==> inputs of run a <==
## top
module top(
     input wire clk, reset,
     input wire start, si,
     output wire [3:0] an,
     output wire [7:0] sseg
    );
wire [4:0] dig3_in, dig2_in, dig1_in, dig0_in;
wire [4:0] dig3_out, dig2_out, dig1_out, dig0_out;
LF_counter top_unit
(.clk(clk), .reset(reset), .start(start), .si(si),
.dig3(dig3_in), .dig2(dig2_in), .dig1(dig1_in), .dig0(dig0_in));
my_register register_unit
(.clk(clk), .reset(reset), .data3_in(dig3_in), .data2_in(dig2_in), .data1_in(dig1_in), .data0_in(dig0_in), 
.data3_out(dig3_out), .data2_out(dig2_out), .data1_out(dig1_out), .data0_out(dig0_out));
seg7 seg7_unit
(.clk(clk), .reset(reset), .sseg(sseg), .an(an),
.in3(dig3_out), .in2(dig2_out), .in1(dig1_out), .in0(dig0_out));  
endmodule
make LEC_CHECK=0 ABC_AREA=1 CAP_MARGIN=20 CORE_MARGIN=2 CORE_UTILIZATION=26 GPL_TIMING_DRIVEN=1 HOLD_SLACK_MARGIN=0.29 SETUP_SLACK_MARGIN=1.92 SLEW_MARGIN=20 finish   # period 10.0 ns
run.sh (not shown) runs the stock make flow with config.mk's settings and CLKGATE_MAP_FILE=.
==> run b (differences from run a) <==
- CELL_PAD_IN_SITES_DETAIL_PLACEMENT: not set -> 2
- CELL_PAD_IN_SITES_GLOBAL_PLACEMENT: not set -> 0
- CORE_ASPECT_RATIO: not set -> 1.74
- CORE_MARGIN: 2 -> 3
- CTS_CLUSTER_SIZE: not set -> 81
- GPL_ROUTABILITY_DRIVEN: not set -> 0
- GPL_TIMING_DRIVEN: 1 -> 0
- HOLD_SLACK_MARGIN: 0.29 -> -0.04
- MIN_ROUTING_LAYER: not set -> met2
- PLACE_DENSITY_LB_ADDON: not set -> 0.07
- TNS_END_PERCENT: not set -> 95
==> GITHUB_STEP_SUMMARY <==
### Yosys + OpenROAD results

| Metric | Value |
|---|---|
| Outcome | timing/DRC/antenna clean |
| Vias post-DR | 12000 |
| GRT met1 Usage | 15.1% |
| Worst setup endpoint | sseg[3] |
[end of results for run a]
==> GITHUB_STEP_SUMMARY <==
### Yosys + OpenROAD results

| Metric | Value |
|---|---|
| Vias post-DR | 18100 |
| GRT met1 Usage | 0% |
| Worst setup endpoint | sseg[6] |
| Crit end category | output pin |
| Outcome | timing/DRC/antenna clean |
[end of results for run b]


==> inputs of 01-03 <==
top again, from the RTL that the note above started with.
make LEC_CHECK=0 CAP_MARGIN=15 CELL_PAD_IN_SITES_DETAIL_PLACEMENT=0 CORE_ASPECT_RATIO=1.59 CORE_MARGIN=2 CORE_UTILIZATION=70 CTS_CLUSTER_SIZE=99 HOLD_SLACK_MARGIN=0.26 MAX_ROUTING_LAYER=met5 SETUP_SLACK_MARGIN=0.14 SLEW_MARGIN=20 finish   # period 3.3 ns
==> 12-13: changes against 01-03 <==
CELL_PAD_IN_SITES_DETAIL_PLACEMENT = 2   (was 0)
CELL_PAD_IN_SITES_GLOBAL_PLACEMENT = 1   (was unset)
CORE_ASPECT_RATIO = unset   (was 1.59)
CORE_UTILIZATION = 40   (was 70)
MIN_ROUTING_LAYER = met2   (was unset)
SETUP_SLACK_MARGIN = 0.97   (was 0.14)
TNS_END_PERCENT = 30   (was unset)
==> flow/constraint.sdc (replaced) <==
create_clock -name core_clock -period 4.67 [get_ports {clk}]
set_input_delay 0.9340 -clock core_clock [delete_from_list [all_inputs] [get_ports {clk}]]
set_output_delay 0.9340 -clock core_clock [all_outputs]
set_load 0.01 [all_outputs]
==> 01-06: changes against 01-03 <==
ABC_AREA = 1   (was unset)
CAP_MARGIN = 20   (was 15)
CELL_PAD_IN_SITES_DETAIL_PLACEMENT = unset   (was 0)
CORE_ASPECT_RATIO = unset   (was 1.59)
CORE_UTILIZATION = 72   (was 70)
CTS_CLUSTER_SIZE = unset   (was 99)
HOLD_SLACK_MARGIN = unset   (was 0.26)
MAX_ROUTING_LAYER = unset   (was met5)
SETUP_SLACK_MARGIN = unset   (was 0.14)
==> flow/constraint.sdc (replaced) <==
create_clock -name core_clock -period 15.4 [get_ports {clk}]
set_input_delay 3.0800 -clock core_clock [delete_from_list [all_inputs] [get_ports {clk}]]
set_output_delay 3.0800 -clock core_clock [all_outputs]
set_load 0.01 [all_outputs]
==> 01-04: changes against 01-03 <==
ABC_AREA = 1   (was unset)
CAP_MARGIN = 20   (was 15)
CELL_PAD_IN_SITES_DETAIL_PLACEMENT = unset   (was 0)
CORE_ASPECT_RATIO = 0.92   (was 1.59)
CORE_UTILIZATION = 72   (was 70)
CTS_CLUSTER_DIAMETER = 96   (was unset)
CTS_CLUSTER_SIZE = unset   (was 99)
GPL_ROUTABILITY_DRIVEN = 0   (was unset)
HOLD_SLACK_MARGIN = unset   (was 0.26)
MAX_ROUTING_LAYER = unset   (was met5)
PLACE_DENSITY = 0.39   (was unset)
SETUP_SLACK_MARGIN = 0.38   (was 0.14)
==> flow/constraint.sdc (replaced) <==
create_clock -name core_clock -period 2.9 [get_ports {clk}]
set_input_delay 0.5800 -clock core_clock [delete_from_list [all_inputs] [get_ports {clk}]]
set_output_delay 0.5800 -clock core_clock [all_outputs]
set_load 0.01 [all_outputs]
==> results <==
item	01-06	12-13	01-04	01-03
Clock-net power	737 uW	2.90 mW	3.48 mW	2.98 mW
Power density over the cells	110 nW/um2	365 nW/um2	546 nW/um2	456 nW/um2
Result of the run	finished clean	finished clean	finished clean	finished clean
Mux share	0%	6.62%	0%	6.62%
Worst path bufs/invs	2	2	3	4
Transition time at the pin with the least slew margin	0.999 ns	0.915 ns	0.788 ns	0.823 ns
Largest net degree at the start of global routing	88	94	75	107
Combinational Area	6740 um2	6760 um2	6870 um2	6690 um2
Number of H-tree levels	1	2	1	1
Total die size	19800 um2	33100 um2	19800 um2	19200 um2
Total cells reported by yosys after synthesis	1943	1492	1943	1492
Combinational gates	1327	1063	1327	1061
End point of the critical path	sseg[0]	sseg[6]	sseg[3]	sseg[3]
Detailed-route via count	12200	14400	12700	10400
Mean post-synth cell area	6.94 um2	8.50 um2	6.94 um2	8.50 um2
Average via count per standard cell	5.64	7.57	5.76	6.06
M1 WL	13400 um	0 um	14400 um	11300 um
Sequential-to-total area share from yosys stat	39.9%	42.5%	39.9%	42.5%
Data buffer area share	1.27%	2.46%	2.86%	3.40%


==> v4 <==
top again, from the RTL that the note above started with.
clock: 10.0 ns
lec_check: 0
abc_area: 0
cap_margin: 20
cell_pad_in_sites_detail_placement: 2
cell_pad_in_sites_global_placement: 0
core_aspect_ratio: 1.74
core_margin: 8
core_utilization: 26
cts_cluster_size: 81
gpl_routability_driven: 0
gpl_timing_driven: 0
hold_slack_margin: -0.04
min_routing_layer: met2
setup_slack_margin: 1.92
slew_margin: 20
tns_end_percent: 95
==> v14 (differences from v4) <==
==> flow/config.mk (replaced) <==
export PLATFORM = sky130hd
export DESIGN_NAME = top
export DESIGN_NICKNAME = top
export VERILOG_FILES = /design/flow/design.v
export SDC_FILE = /design/flow/constraint.sdc
export NUM_CORES = 4
export LEC_CHECK = 0
export CAP_MARGIN = 20
export CORE_MARGIN = 2
export CORE_UTILIZATION = 41
export SLEW_MARGIN = 20
==> flow/constraint.sdc (replaced) <==
create_clock -name core_clock -period 5.22 [get_ports {clk}]
set_input_delay 1.0440 -clock core_clock [delete_from_list [all_inputs] [get_ports {clk}]]
set_output_delay 1.0440 -clock core_clock [all_outputs]
set_load 0.01 [all_outputs]
==> v12 (differences from v4) <==
==> flow/config.mk (replaced) <==
export PLATFORM = sky130hd
export DESIGN_NAME = top
export DESIGN_NICKNAME = top
export VERILOG_FILES = /design/flow/design.v
export SDC_FILE = /design/flow/constraint.sdc
export NUM_CORES = 4
export LEC_CHECK = 0
export ABC_AREA = 1
export CAP_MARGIN = 20
export CELL_PAD_IN_SITES_GLOBAL_PLACEMENT = 1
export CORE_MARGIN = 2
export CORE_UTILIZATION = 26
export GPL_ROUTABILITY_DRIVEN = 0
export GPL_TIMING_DRIVEN = 1
export MIN_ROUTING_LAYER = met2
export SETUP_SLACK_MARGIN = 1.92
export SLEW_MARGIN = 20
export TNS_END_PERCENT = 95
==> v11 (differences from v4) <==
==> flow/config.mk (replaced) <==
export PLATFORM = sky130hd
export DESIGN_NAME = top
export DESIGN_NICKNAME = top
export VERILOG_FILES = /design/flow/design.v
export SDC_FILE = /design/flow/constraint.sdc
export NUM_CORES = 4
export LEC_CHECK = 0
export ABC_AREA = 0
export CAP_MARGIN = 20
export CELL_PAD_IN_SITES_GLOBAL_PLACEMENT = 2
export CORE_MARGIN = 2
export CORE_UTILIZATION = 26
export CTS_CLUSTER_SIZE = 81
export GPL_ROUTABILITY_DRIVEN = 0
export GPL_TIMING_DRIVEN = 1
export MIN_ROUTING_LAYER = met2
export SETUP_SLACK_MARGIN = 1.92
export SLEW_MARGIN = 20
export TNS_END_PERCENT = 95
==> comparison <==
v14 passed the timing, DRC and antenna checks. v4 completed with no timing, DRC or antenna violations. v12 finished with design-rule violations left. v11 finished clean. Of v4 and v14, v14 has the higher count of clock-buffer cells in the layout (gap 8). Against v14, the sequential share of layout area of v12 is lower by 2.5 points. Against v4, the clock power of v14 is larger by 130%. The lowest total power belongs to v4, the highest to v14.


==> inputs of build 32 <==
Starting RTL as in the previous note.
Settings: LEC_CHECK=0, ABC_AREA=1, CAP_MARGIN=30, CORE_ASPECT_RATIO=0.74, CORE_MARGIN=2, CORE_UTILIZATION=25, GPL_ROUTABILITY_DRIVEN=0, HOLD_SLACK_MARGIN=0.19, MAX_ROUTING_LAYER=met4, PLACE_DENSITY_LB_ADDON=0.02, SETUP_SLACK_MARGIN=-0.08, SLEW_MARGIN=35; clock period 10.0 ns.
==> inputs of build 36, as changes to build 32 <==
==> flow/config.mk (replaced) <==
export PLATFORM = sky130hd
export DESIGN_NAME = top
export DESIGN_NICKNAME = top
export VERILOG_FILES = /design/flow/design.v
export SDC_FILE = /design/flow/constraint.sdc
export NUM_CORES = 4
export LEC_CHECK = 0
export ABC_AREA = 1
export CAP_MARGIN = 20
export CORE_MARGIN = 2
export CORE_UTILIZATION = 72
export CTS_CLUSTER_DIAMETER = 91
export CTS_CLUSTER_SIZE = 15
export PLACE_DENSITY_LB_ADDON = 0.07
export SETUP_SLACK_MARGIN = 0.45
export SLEW_MARGIN = 20
==> flow/constraint.sdc (replaced) <==
create_clock -name core_clock -period 2.9 [get_ports {clk}]
set_input_delay 0.5800 -clock core_clock [delete_from_list [all_inputs] [get_ports {clk}]]
set_output_delay 0.5800 -clock core_clock [all_outputs]
set_load 0.01 [all_outputs]
==> notes <==
Of build 32 and build 36, build 36 has the higher sequential power (gap 71%, measured against build 36).
Against build 36, the core utilization of build 32 is lower by 51 points.
In build 32 the wire length is higher than in build 36, by about 27%.
In die size, build 32 is at 2.8 times the value of build 36.
The combinational power of build 36 is 3.4 times that of build 32.
Clock skew: build 32 is lower than build 36 (2.7 ps).
==> figures <==
|  | build 32 | build 36 |
|---|---|---|
| Result of the run | complete, no violations | complete, no violations |
| Internal reg-to-reg setup slack | 6910 ps | 630 ps |
| Floorplan core density | 0.252 | 0.728 |
| Clock-pin transition on the worst setup and hold timing paths | 60 ps | 70 ps |
| Detailed Route WL | 38.9 mm | 30.6 mm |
| Least-Margin Pin Slew | 824 ps | 658 ps |
| Part of the total power dissipated in combinational logic | 0.100 | 0.122 |
| Area of all placed cells without fillers | 15400 um^2 | 14700 um^2 |
| Worst Skew | 13.5 ps | 16.2 ps |
| Total core area | 53500 um^2 | 18500 um^2 |
| Origin of the critical flop-to-flop path | top_unit.adjust_unit.state_reg[2] | top_unit.div_unit.d_reg[7] |
| Final period util | 0.526 | 0.937 |
| Source of the critical timing path | seg7_unit.q_reg[16] | seg7_unit.q_reg[17] |


==> v39 <==
top again, from the RTL that the note above started with.
## top
module top(
     input wire clk, reset,
     input wire start, si,
     output wire [3:0] an,
     output wire [7:0] sseg
    );
export LEC_CHECK = 0
export CAP_MARGIN = 20
export CORE_MARGIN = 2
export CORE_UTILIZATION = 40
export SLEW_MARGIN = 20
create_clock -name core_clock -period 4.72 [get_ports {clk}]
==> inputs of v7, as changes to v39 <==
- CAP_MARGIN: 20 -> 15
- CELL_PAD_IN_SITES_DETAIL_PLACEMENT: default -> 0
- CORE_UTILIZATION: 40 -> 72
- CTS_CLUSTER_SIZE: default -> 99
- MAX_ROUTING_LAYER: default -> met5
- PLACE_DENSITY_LB_ADDON: default -> 0.06
- SETUP_SLACK_MARGIN: default -> 0.97
==> flow/constraint.sdc (replaced) <==
create_clock -name core_clock -period 3.58 [get_ports {clk}]
set_input_delay 0.7160 -clock core_clock [delete_from_list [all_inputs] [get_ports {clk}]]
set_output_delay 0.7160 -clock core_clock [all_outputs]
set_load 0.01 [all_outputs]
==> results <==
metric	v7	v39
Run status	timing/DRC/antenna clean	timing/DRC/antenna clean
Final Cycle Share	89.1%	87.8%
Amount of wire on met2 after detailed routing	14,100 um	12,200 um
Sequential power	0.00302 W	0.00229 W
Routed length per placed instance	17.2 um	14.1 um
Final clock-cell share	6.37%	7.63%
Comb group	0.000120 W	0.0000836 W
First-pass GRT wire length	45,700 um	46,200 um
Routed wire length	30,000 um	26,600 um
Final RePlAce weighted congestion	0.853	0.817
Number of well taps	225	402
Fraction of power consumed by the clock network	48.4%	51.2%
Vias in the first global route	9,892	9,547
Global Route met2 Usage	48.6%	26.8%
Sw Pwr	0.00127 W	0.00102 W
Instance count after placement with tap cells included	1,666	1,835
Number of DRC violations after detailed-routing iteration 0	956	533


==> exp/sierra <==
Starting RTL as in the previous note.
export LEC_CHECK = 0
export ABC_AREA = 0
export CAP_MARGIN = 20
export CORE_ASPECT_RATIO = 0.54
export CORE_MARGIN = 2
export CORE_UTILIZATION = 64
export CTS_CLUSTER_DIAMETER = 108
export CTS_CLUSTER_SIZE = 15
export GPL_ROUTABILITY_DRIVEN = 0
export PLACE_DENSITY_LB_ADDON = 0.07
export SLEW_MARGIN = 20
create_clock -name core_clock -period 6.84 [get_ports {clk}]
==> exp/amber: changes against exp/sierra <==
- ABC_AREA: 0 -> 1
- CORE_ASPECT_RATIO: 0.54 -> 0.92
- CORE_UTILIZATION: 64 -> 72
- CTS_CLUSTER_DIAMETER: 108 -> 368
- GPL_ROUTABILITY_DRIVEN: 0 -> not set
- PLACE_DENSITY_LB_ADDON: 0.07 -> 0.05
- SETUP_SLACK_MARGIN: not set -> 0.74
- SLEW_MARGIN: 20 -> 40
==> flow/constraint.sdc (replaced) <==
create_clock -name core_clock -period 2.9 [get_ports {clk}]
set_input_delay 0.5800 -clock core_clock [delete_from_list [all_inputs] [get_ports {clk}]]
set_output_delay 0.5800 -clock core_clock [all_outputs]
set_load 0.01 [all_outputs]
==> exp/garnet: changes against exp/sierra <==
- ABC_AREA: 0 -> not set
- CAP_MARGIN: 20 -> 15
- CELL_PAD_IN_SITES_DETAIL_PLACEMENT: not set -> 0
- CORE_ASPECT_RATIO: 0.54 -> not set
- CORE_UTILIZATION: 64 -> 72
- CTS_CLUSTER_DIAMETER: 108 -> not set
- CTS_CLUSTER_SIZE: 15 -> 29
- GPL_ROUTABILITY_DRIVEN: 0 -> not set
- HOLD_SLACK_MARGIN: not set -> -0.09
- MAX_ROUTING_LAYER: not set -> met5
- PLACE_DENSITY_LB_ADDON: 0.07 -> not set
- SETUP_SLACK_MARGIN: not set -> 0.97
==> flow/constraint.sdc (replaced) <==
create_clock -name core_clock -period 3.64 [get_ports {clk}]
set_input_delay 0.7280 -clock core_clock [delete_from_list [all_inputs] [get_ports {clk}]]
set_output_delay 0.7280 -clock core_clock [all_outputs]
set_load 0.01 [all_outputs]
==> exp/violet: changes against exp/sierra <==
- ABC_AREA: 0 -> 1
- CORE_ASPECT_RATIO: 0.54 -> not set
- CORE_UTILIZATION: 64 -> 72
- CTS_CLUSTER_DIAMETER: 108 -> not set
- CTS_CLUSTER_SIZE: 15 -> not set
- GPL_ROUTABILITY_DRIVEN: 0 -> not set
- PLACE_DENSITY_LB_ADDON: 0.07 -> 0.08
==> flow/constraint.sdc (replaced) <==
create_clock -name core_clock -period 2.9 [get_ports {clk}]
set_input_delay 0.5800 -clock core_clock [delete_from_list [all_inputs] [get_ports {clk}]]
set_output_delay 0.5800 -clock core_clock [all_outputs]
set_load 0.01 [all_outputs]
==> tab_implementation.tex <==
% Synthesis and place-and-route results
\begin{tabular}{lr}
\hline
Metric & Value \\
\hline
\multicolumn{2}{l}{\textbf{Run status}} \\
Run status & timing/DRC/antenna clean \\
\multicolumn{2}{l}{\textbf{Drt}} \\
Met1 Routed Length & $\sim$13000 microns \\
\multicolumn{2}{l}{\textbf{Global routing}} \\
Layer with the highest usage after global routing & met2 \\
\multicolumn{2}{l}{\textbf{Layout}} \\
Count of multi-input combinational gates & between 1000 and 1500 \\
Non-clk invs & between 70 and 80 \\
Sequential standard cell area & approximately 5400 sq um \\
\multicolumn{2}{l}{\textbf{Power}} \\
Sequential share of power & 0.504 \\
\multicolumn{2}{l}{\textbf{Timing}} \\
Relative slew slack & 0.2824 \\
\hline
\end{tabular}
the above is filed under exp/garnet

==> tab_implementation.tex <==
% Synthesis and place-and-route results
\begin{tabular}{lr}
\hline
Metric & Value \\
\hline
\multicolumn{2}{l}{\textbf{Run status}} \\
Run status & timing/DRC/antenna clean \\
\multicolumn{2}{l}{\textbf{Global routing}} \\
Layer with the highest usage after global routing & met2 \\
\multicolumn{2}{l}{\textbf{Layout}} \\
Non-clk invs & approximately 260 \\
\multicolumn{2}{l}{\textbf{Timing}} \\
Relative slew slack & 0.5750 \\
\multicolumn{2}{l}{\textbf{Drt}} \\
Met1 Routed Length & 14490 microns \\
\hline
\end{tabular}
the above is filed under exp/amber

==> tab_implementation.tex <==
% Synthesis and place-and-route results
\begin{tabular}{lr}
\hline
Metric & Value \\
\hline
\multicolumn{2}{l}{\textbf{Timing}} \\
Relative slew slack & 0.5398 \\
\multicolumn{2}{l}{\textbf{Power}} \\
Sequential share of power & 0.461 \\
\multicolumn{2}{l}{\textbf{Layout}} \\
Count of multi-input combinational gates & between 1000 and 1500 \\
Sequential standard cell area & about 5400 sq um \\
\multicolumn{2}{l}{\textbf{Drt}} \\
Antenna diodes & 0 \\
\multicolumn{2}{l}{\textbf{Run status}} \\
Run status & timing/DRC/antenna clean \\
\multicolumn{2}{l}{\textbf{Global routing}} \\
Layer with the highest usage after global routing & met2 \\
\hline
\end{tabular}
the above is filed under exp/violet

==> tab_implementation.tex <==
% Synthesis and place-and-route results
\begin{tabular}{lr}
\hline
Metric & Value \\
\hline
\multicolumn{2}{l}{\textbf{Power}} \\
Sequential share of power & 0.582 \\
\multicolumn{2}{l}{\textbf{Run status}} \\
Run status & timing/DRC/antenna clean \\
\multicolumn{2}{l}{\textbf{Drt}} \\
Met1 Routed Length & around 15000 microns \\
\multicolumn{2}{l}{\textbf{Layout}} \\
Non-clk invs & around 76 \\
Count of multi-input combinational gates & between 1000 and 1500 \\
\multicolumn{2}{l}{\textbf{Timing}} \\
Relative slew slack & 0.2787 \\
\hline
\end{tabular}
the above is filed under exp/sierra

No activity file was given, so power comes from the tool's default toggle rates.
